Setup of run B:
==> flow/design.v (excerpt) <==
module fir_filter
#(
    parameter NUM_ELEMENTS = 7
)
(
    input clk,
    input rst,
    input [ 7 : 0 ] weight_data,
    input [ 2 : 0 ] weight_idx,
    input weight_valid,
    output weight_ready,
    input [ 7 : 0 ] input_data,
    input input_valid,
    output input_ready,
    output [ 15 : 0 ] output_data,
    input output_ready,
    output output_valid
);
    assign weight_ready = 1;
    assign input_ready = 1;
    assign output_valid = 1;
    reg [7:0] weights [NUM_ELEMENTS-1:0];
    reg [7:0] values [NUM_ELEMENTS-1:0];
    integer i;
    always@(posedge clk)begin
        if (rst)begin
            for (i = 0; i< NUM_ELEMENTS; i = i+1)
                weights[i] = 0;
        end else if (weight_valid)
            weights[weight_idx] = weight_data;
        for (i = NUM_ELEMENTS-1; i> 0; i=i-1)begin
            values[i] <= rst?0:values[i-1];
        end
        values[0] <= rst?0:input_data;
    end
    wire [15:0] intermediate_sums [NUM_ELEMENTS-1:0];
    assign output_data = intermediate_sums[NUM_ELEMENTS-1];  
    generate
        genvar j;
        for (j = 0; j<NUM_ELEMENTS; j=j+1)begin:summation
            assign intermediate_sums[j] = (j?intermediate_sums[j-1]:0) + values[j]*weights[j];
        end
    endgenerate
endmodule
Size in the first run: roughly 2400 cells after synthesis, ~110 flip-flops, roughly 43 I/O pins, ~20000 um2 of cells after synthesis.
Settings: LEC_CHECK=0, ABC_AREA=1, CAP_MARGIN=20, CORE_MARGIN=2, CORE_UTILIZATION=70, CTS_CLUSTER_DIAMETER=197, CTS_CLUSTER_SIZE=18, HOLD_SLACK_MARGIN=-0.08, PLACE_DENSITY_LB_ADDON=0.18, SLEW_MARGIN=20, TNS_END_PERCENT=5; clock period 10.9 ns.
run.sh (not shown) runs the stock make flow with config.mk's settings and CLKGATE_MAP_FILE=.
Run B: no failed stages, no open violations at the end
### run B -> run E
==> flow/config.mk <==
export PLATFORM = sky130hd
export DESIGN_NAME = fir_filter
export DESIGN_NICKNAME = fir_filter
export VERILOG_FILES = /design/flow/design.v
export SDC_FILE = /design/flow/constraint.sdc
export NUM_CORES = 4
export LEC_CHECK = 0
export CAP_MARGIN = 20
export CORE_MARGIN = 2
export CORE_UTILIZATION = 64
export SLEW_MARGIN = 20
export TNS_END_PERCENT = 5
==> flow/constraint.sdc <==
create_clock -name core_clock -period 9.99 [get_ports {clk}]
set_input_delay 1.9980 -clock core_clock [delete_from_list [all_inputs] [get_ports {clk}]]
set_output_delay 1.9980 -clock core_clock [all_outputs]
set_load 0.01 [all_outputs]
Results
- Synthesized cell count: run E < run B
- In the metrics for run B and run E, the one carrying the lower area added between synthesis and finish is run B.
- Re sequential cell area fraction in the yosys report: run B and run E aren't equal, and the lower value belongs to run B.
- Wire length reported by the detailed router: run E worse than run B
- Run E against run B: xor and xnor fraction of the mapped netlist area went up 0.66 points; area fraction in compound gates after synthesis went down.

---

job 2406:
The RTL this note starts from:
==> flow/design.v <==
`timescale 1ns / 1ps
module fir_filter
#(
    parameter NUM_ELEMENTS = 7
)
(
    input clk,
    input rst,
    input [ 7 : 0 ] weight_data,
    input [ 2 : 0 ] weight_idx,
    input weight_valid,
    output weight_ready,
    input [ 7 : 0 ] input_data,
    input input_valid,
    output input_ready,
    output [ 15 : 0 ] output_data,
    input output_ready,
    output output_valid
);
    assign weight_ready = 1;
    assign input_ready = 1;
    assign output_valid = 1;
    reg [7:0] weights [NUM_ELEMENTS-1:0];
    reg [7:0] values [NUM_ELEMENTS-1:0];
    integer i;
    always@(posedge clk)begin
        if (rst)begin
            for (i = 0; i< NUM_ELEMENTS; i = i+1)
                weights[i] = 0;
        end else if (weight_valid)
            weights[weight_idx] = weight_data;
        for (i = NUM_ELEMENTS-1; i> 0; i=i-1)begin
            values[i] <= rst?0:values[i-1];
        end
        values[0] <= rst?0:input_data;
    end
    wire [15:0] intermediate_sums [NUM_ELEMENTS-1:0];
    assign output_data = intermediate_sums[NUM_ELEMENTS-1];  
    generate
        genvar j;
        for (j = 0; j<NUM_ELEMENTS; j=j+1)begin:summation
            assign intermediate_sums[j] = (j?intermediate_sums[j-1]:0) + values[j]*weights[j];
        end
    endgenerate
endmodule
export LEC_CHECK = 0
export CAP_MARGIN = 20
export CELL_PAD_IN_SITES_GLOBAL_PLACEMENT = 2
export CORE_ASPECT_RATIO = 1.41
export CORE_MARGIN = 2
export CORE_UTILIZATION = 43
export CTS_CLUSTER_DIAMETER = 152
export GPL_ROUTABILITY_DRIVEN = 0
export HOLD_SLACK_MARGIN = -0.01
export MAX_ROUTING_LAYER = met4
export MIN_ROUTING_LAYER = met2
export SETUP_SLACK_MARGIN = 1.75
export SLEW_MARGIN = 0
export TNS_END_PERCENT = 40
create_clock -name core_clock -period 6.55 [get_ports {clk}]
Completing all stages was not enough for job 2406: its layout failed the final checks because of setup timing.
Relative to job 2406, the following input files were edited for job 8795:
Settings: removing MAX_ROUTING_LAYER (formerly met4); changing CORE_UTILIZATION from 43 to 72; removing MIN_ROUTING_LAYER (formerly met2); changing SLEW_MARGIN from 0 to 20; removing HOLD_SLACK_MARGIN (formerly -0.01); setting ABC_AREA to 1 for the first time; removing CTS_CLUSTER_DIAMETER (formerly 152); removing SETUP_SLACK_MARGIN (formerly 1.75); removing CORE_ASPECT_RATIO (formerly 1.41); removing TNS_END_PERCENT (formerly 40); removing CELL_PAD_IN_SITES_GLOBAL_PLACEMENT (formerly 2); removing GPL_ROUTABILITY_DRIVEN (formerly 0); changing the clock period (ns, I/O delays scaled along) from 6.55 to 11.5.
Notes after the runs:
Of job 2406 and job 8795, only job 8795 finishes the flow clean. Job 2406 -> stages 100% | layout checks FAIL | setup timing. Final area, job 8795 and job 2406: higher on job 2406. Job 8795 ended with less worst reg-to-reg path cell count than job 2406. Comparing job 8795 and job 2406, the lower area taken by flip-flops and latches is on job 8795. On share of synthesized area occupied by flip-flops and latches: job 8795 sits below job 2406. Compared to job 2406, job 8795 has combinational power share 6.5 points lower. In the flow results for job 8795 and job 2406, the number of placement rows is smaller on job 8795.
For job 2579, these inputs were changed with respect to job 8795:
Settings: PLACE_DENSITY newly set to 0.35; CAP_MARGIN changed from 20 to 30; CTS_CLUSTER_DIAMETER newly set to 31; the clock period (ns, I/O delays scaled along) changed from 11.5 to 7.58.
--- outcome ---
Job 2579 ran in full, but the layout does not pass; the checks complain about setup timing. In the flow results for job 8795 and job 2579, the buffer-and-inverter tally for the worst setup path is larger on job 2579. Clock network fraction of design power: job 2579 vs job 8795 down 6.1 points. Delta (job 2579 minus job 8795): power per unit of standard cell area up 94%, I/O pin count comparable, utilization after layout went up. Clock-buffer cell count in job 2579 is 2 above job 8795.
Relative to job 2579, the following input files were edited for job 3061:
Settings: ABC_AREA removed (was 1); CTS_CLUSTER_DIAMETER removed (was 31); CAP_MARGIN changed from 30 to 20; PLACE_DENSITY removed (was 0.35); SETUP_SLACK_MARGIN newly set to 2.89; CORE_UTILIZATION changed from 72 to 40; the clock period (ns, I/O delays scaled along) changed from 7.58 to 11.4.
Job 2579 had finished all stages when the layout checks came back failing, citing setup timing.
Both conditions hold for job 3061: the flow ran to the end and the final layout passed the timing, design-rule and antenna checks.
Compared with job 2579, job 3061 shows a higher setup slack.
In the metrics for job 3061 and job 2579, the one carrying the higher number of instances in the placed design is job 2579.
Going from job 2579 to job 3061, number of well taps grew by more than half.
Summary of job 3061 over job 2579: summed instance area of the synthesized netlist went down by 5.7%, cell depth of the worst hold path decreased 1, share of the core filled by cells before placement dropped 33 points, global-route wire length before repair decreased 11%.

---

garnet:
Starts from the design.v that is shown in full above.
clock: 6.55 ns
lec_check: 0
cap_margin: 20
cell_pad_in_sites_global_placement: 2
core_margin: 2
core_utilization: 43
hold_slack_margin: -0.01
max_routing_layer: met4
min_routing_layer: met2
setup_slack_margin: 1.75
slew_margin: 0
tns_end_percent: 40
garnet finished every stage; the final checks, however, were not passed, the failures being negative setup slack.
Input-level comparison between ember and garnet:
==> flow/config.mk <==
export PLATFORM = sky130hd
export DESIGN_NAME = fir_filter
export DESIGN_NICKNAME = fir_filter
export VERILOG_FILES = /design/flow/design.v
export SDC_FILE = /design/flow/constraint.sdc
export NUM_CORES = 4
export LEC_CHECK = 0
export CAP_MARGIN = 20
export CORE_MARGIN = 2
export CORE_UTILIZATION = 72
export CTS_CLUSTER_DIAMETER = 40
export MAX_ROUTING_LAYER = met4
export SETUP_SLACK_MARGIN = -0.49
export SLEW_MARGIN = 20
==> flow/constraint.sdc <==
create_clock -name core_clock -period 8.1 [get_ports {clk}]
set_input_delay 1.6200 -clock core_clock [delete_from_list [all_inputs] [get_ports {clk}]]
set_output_delay 1.6200 -clock core_clock [all_outputs]
set_load 0.01 [all_outputs]
--- outcome ---
- Cmp ember vs garnet: DRC marker count from the first detailed-route iteration lower in ember
- In the tables for garnet and ember, standard cell core area reads higher with garnet.
- Complete run, failing final checks: ember, reason negative setup slack.
- Looking at antenna diode count, ember sits 2 lower than garnet does.
- As of ember, total power had fallen by more than 10% compared to garnet.
- Summary: with garnet as the reference, buffer count from post-CTS setup fixing in ember moved up by more than 10%.
- ember: placement-stage cell area is 3.0% lower than what garnet reported.
#### Input delta (harbor over ember)
-- flow/config.mk --
<<< ember, line 9
export CORE_MARGIN = 2
export CORE_UTILIZATION = 72
export CTS_CLUSTER_DIAMETER = 40
export MAX_ROUTING_LAYER = met4
export SETUP_SLACK_MARGIN = -0.49
export SLEW_MARGIN = 20
>>> harbor, line 9
export CORE_MARGIN = 2
export CORE_UTILIZATION = 71
export CTS_CLUSTER_DIAMETER = 221
export SLEW_MARGIN = 20
==> flow/constraint.sdc <==
create_clock -name core_clock -period 10.5 [get_ports {clk}]
set_input_delay 2.1000 -clock core_clock [delete_from_list [all_inputs] [get_ports {clk}]]
set_output_delay 2.1000 -clock core_clock [all_outputs]
set_load 0.01 [all_outputs]
On post-cts hold buffer count, ember tracks harbor almost exactly. The flow did not stop early for harbor: all stages ran, and the layout cleared the timing, design-rule and antenna checks. ember → harbor: total cell area at the placement stage now sits lower, die area +about 1.4%, count of clock-buffer cells in the layout grew by 1.

---

RTL: the design.v shown in full above, as it stands there.
Settings: LEC_CHECK=0, CAP_MARGIN=20, CORE_ASPECT_RATIO=0.5, CORE_MARGIN=2, CORE_UTILIZATION=40, CTS_CLUSTER_DIAMETER=393, CTS_CLUSTER_SIZE=100, SLEW_MARGIN=20, TNS_END_PERCENT=5; clock period 13.0 ns.
The starting point completed without violations.
Rerun with:
- ABC_AREA: not set -> 1
- CORE_ASPECT_RATIO: 0.5 -> 0.76
- CTS_CLUSTER_SIZE: 100 -> 26
After rerunning: Clock skew goes down by 0.0035 ns. Sequential power goes up by about 3%. Cell area goes up by 3.7%. Combinational power goes up by about 10%. Worst setup slack gains 0.025 ns. Register-to-register slack gains 0.12 ns. Synthesized area goes up by 6.0%. Utilization goes down by 1.6 points.
Rerun with:
- ABC_AREA: 1 -> not set
- CORE_ASPECT_RATIO: 0.76 -> not set
- CORE_UTILIZATION: 40 -> 66
- CTS_CLUSTER_DIAMETER: 393 -> 258
- CTS_CLUSTER_SIZE: 26 -> 98
- TNS_END_PERCENT: 5 -> not set
The new run completed with no timing, DRC or antenna violations.
Worst setup slack improved by 0.093 ns.
Routed wire length falls by 5.3%.
Non-clock buffer count does not change.
Fmax goes up by 0.84%.
Rerun with:
- CORE_ASPECT_RATIO: not set -> 0.56
- CORE_UTILIZATION: 66 -> 40
- CTS_CLUSTER_DIAMETER: 258 -> not set
- CTS_CLUSTER_SIZE: 98 -> not set
- GPL_TIMING_DRIVEN: not set -> 0
- SETUP_SLACK_MARGIN: not set -> 3.51
Outcome: Count of clock-buffer cells in the layout rose by 2. Global-route usage shrinks by 11 points. Critical path depth drops by 1. Power is higher by 17%. Setup slack improved by 0.82 ns.
Rerun with:
- CORE_ASPECT_RATIO: 0.56 -> 1.06
- CORE_UTILIZATION: 40 -> 57
- CTS_CLUSTER_DIAMETER: not set -> 393
- CTS_CLUSTER_SIZE: not set -> 100
- GPL_TIMING_DRIVEN: 0 -> not set
- SETUP_SLACK_MARGIN: 3.51 -> 2.3
- TNS_END_PERCENT: not set -> 5
Effect: Clock power goes up slightly; cell area goes down by a few percent; global-route usage goes up by 7.8 points; power goes down by roughly a tenth; core utilization goes up by 16 points; sequential share of layout area goes up by 0.62 points; count of clock-buffer cells in the layout is unchanged; die size goes down by a quarter to a third.

---

// fir_filter: RTL as listed in full above, without the edits since
clock: 20.3 ns
lec_check: 0
abc_area: 1
cap_margin: 5
cell_pad_in_sites_global_placement: 3
core_aspect_ratio: 0.53
core_margin: 7
core_utilization: 39
cts_cluster_diameter: 276
gpl_routability_driven: 1
gpl_timing_driven: 0
hold_slack_margin: 0.14
min_routing_layer: met2
place_density: 0.82
setup_slack_margin: -1.32
slew_margin: 20
tns_end_percent: 10
Next try:
--- a/flow/config.mk
+++ b/flow/config.mk
@@ -9,0 +10 @@
+export CELL_PAD_IN_SITES_DETAIL_PLACEMENT = 2
@@ -11 +12 @@
-export CORE_ASPECT_RATIO = 0.53
+export CORE_ASPECT_RATIO = 0.69
@@ -14 +15,2 @@
-export CTS_CLUSTER_DIAMETER = 276
+export CTS_CLUSTER_DIAMETER = 50
+export CTS_CLUSTER_SIZE = 77
@@ -16,2 +18,2 @@
-export GPL_TIMING_DRIVEN = 0
-export HOLD_SLACK_MARGIN = 0.14
+export GPL_TIMING_DRIVEN = 1
+export MAX_ROUTING_LAYER = met4
@@ -19 +21 @@
-export PLACE_DENSITY = 0.82
+export PLACE_DENSITY_LB_ADDON = 0.13
Result: Setup slack gets better by 400 ps; via count came out lower by 0.33%; non-clock buffer count falls by 123; routed wire length rises by about 7%.
Next try:
==> flow/config.mk (replaced) <==
export PLATFORM = sky130hd
export DESIGN_NAME = fir_filter
export DESIGN_NICKNAME = fir_filter
export VERILOG_FILES = /design/flow/design.v
export SDC_FILE = /design/flow/constraint.sdc
export NUM_CORES = 4
export LEC_CHECK = 0
export CAP_MARGIN = 20
export CORE_MARGIN = 2
export CORE_UTILIZATION = 20
export SLEW_MARGIN = 20
==> flow/constraint.sdc (replaced) <==
create_clock -name core_clock -period 11.4 [get_ports {clk}]
set_input_delay 2.2800 -clock core_clock [delete_from_list [all_inputs] [get_ports {clk}]]
set_output_delay 2.2800 -clock core_clock [all_outputs]
set_load 0.01 [all_outputs]
After rerunning: Die size went up by 67%; final area is about the same; sequential power went up by 68%; utilization went down by 19 points; global-route usage went down by 26 points; count of clock-buffer cells in the layout went up by 1.

---

RTL: the design.v shown in full above, as it stands there.
==> flow/config.mk <==
export PLATFORM = sky130hd
export DESIGN_NAME = fir_filter
export DESIGN_NICKNAME = fir_filter
export VERILOG_FILES = /design/flow/design.v
export SDC_FILE = /design/flow/constraint.sdc
export NUM_CORES = 4
export LEC_CHECK = 0
export CAP_MARGIN = 20
export CORE_ASPECT_RATIO = 0.5
export CORE_MARGIN = 2
export CORE_UTILIZATION = 40
export CTS_CLUSTER_DIAMETER = 274
export CTS_CLUSTER_SIZE = 100
export SLEW_MARGIN = 20
==> flow/constraint.sdc <==
create_clock -name core_clock -period 13.0 [get_ports {clk}]
set_input_delay 2.6000 -clock core_clock [delete_from_list [all_inputs] [get_ports {clk}]]
set_output_delay 2.6000 -clock core_clock [all_outputs]
set_load 0.01 [all_outputs]
The baseline passed the timing, design-rule and antenna checks.
==> next run, changes <==
Settings changed: CORE_UTILIZATION 40 to 65, CTS_CLUSTER_DIAMETER 274 to 393, CTS_CLUSTER_SIZE 100 to 99, TNS_END_PERCENT set to 5.
The new run ran to the end with no violations.
Total power climbs by 1.6%.
Fmax climbs by 2.9%.
Non-clock buffer count drops by 1.
Final cell count drops by 9.7%.
Area after synthesis does not change.
Power and IR drop assume default switching activity.
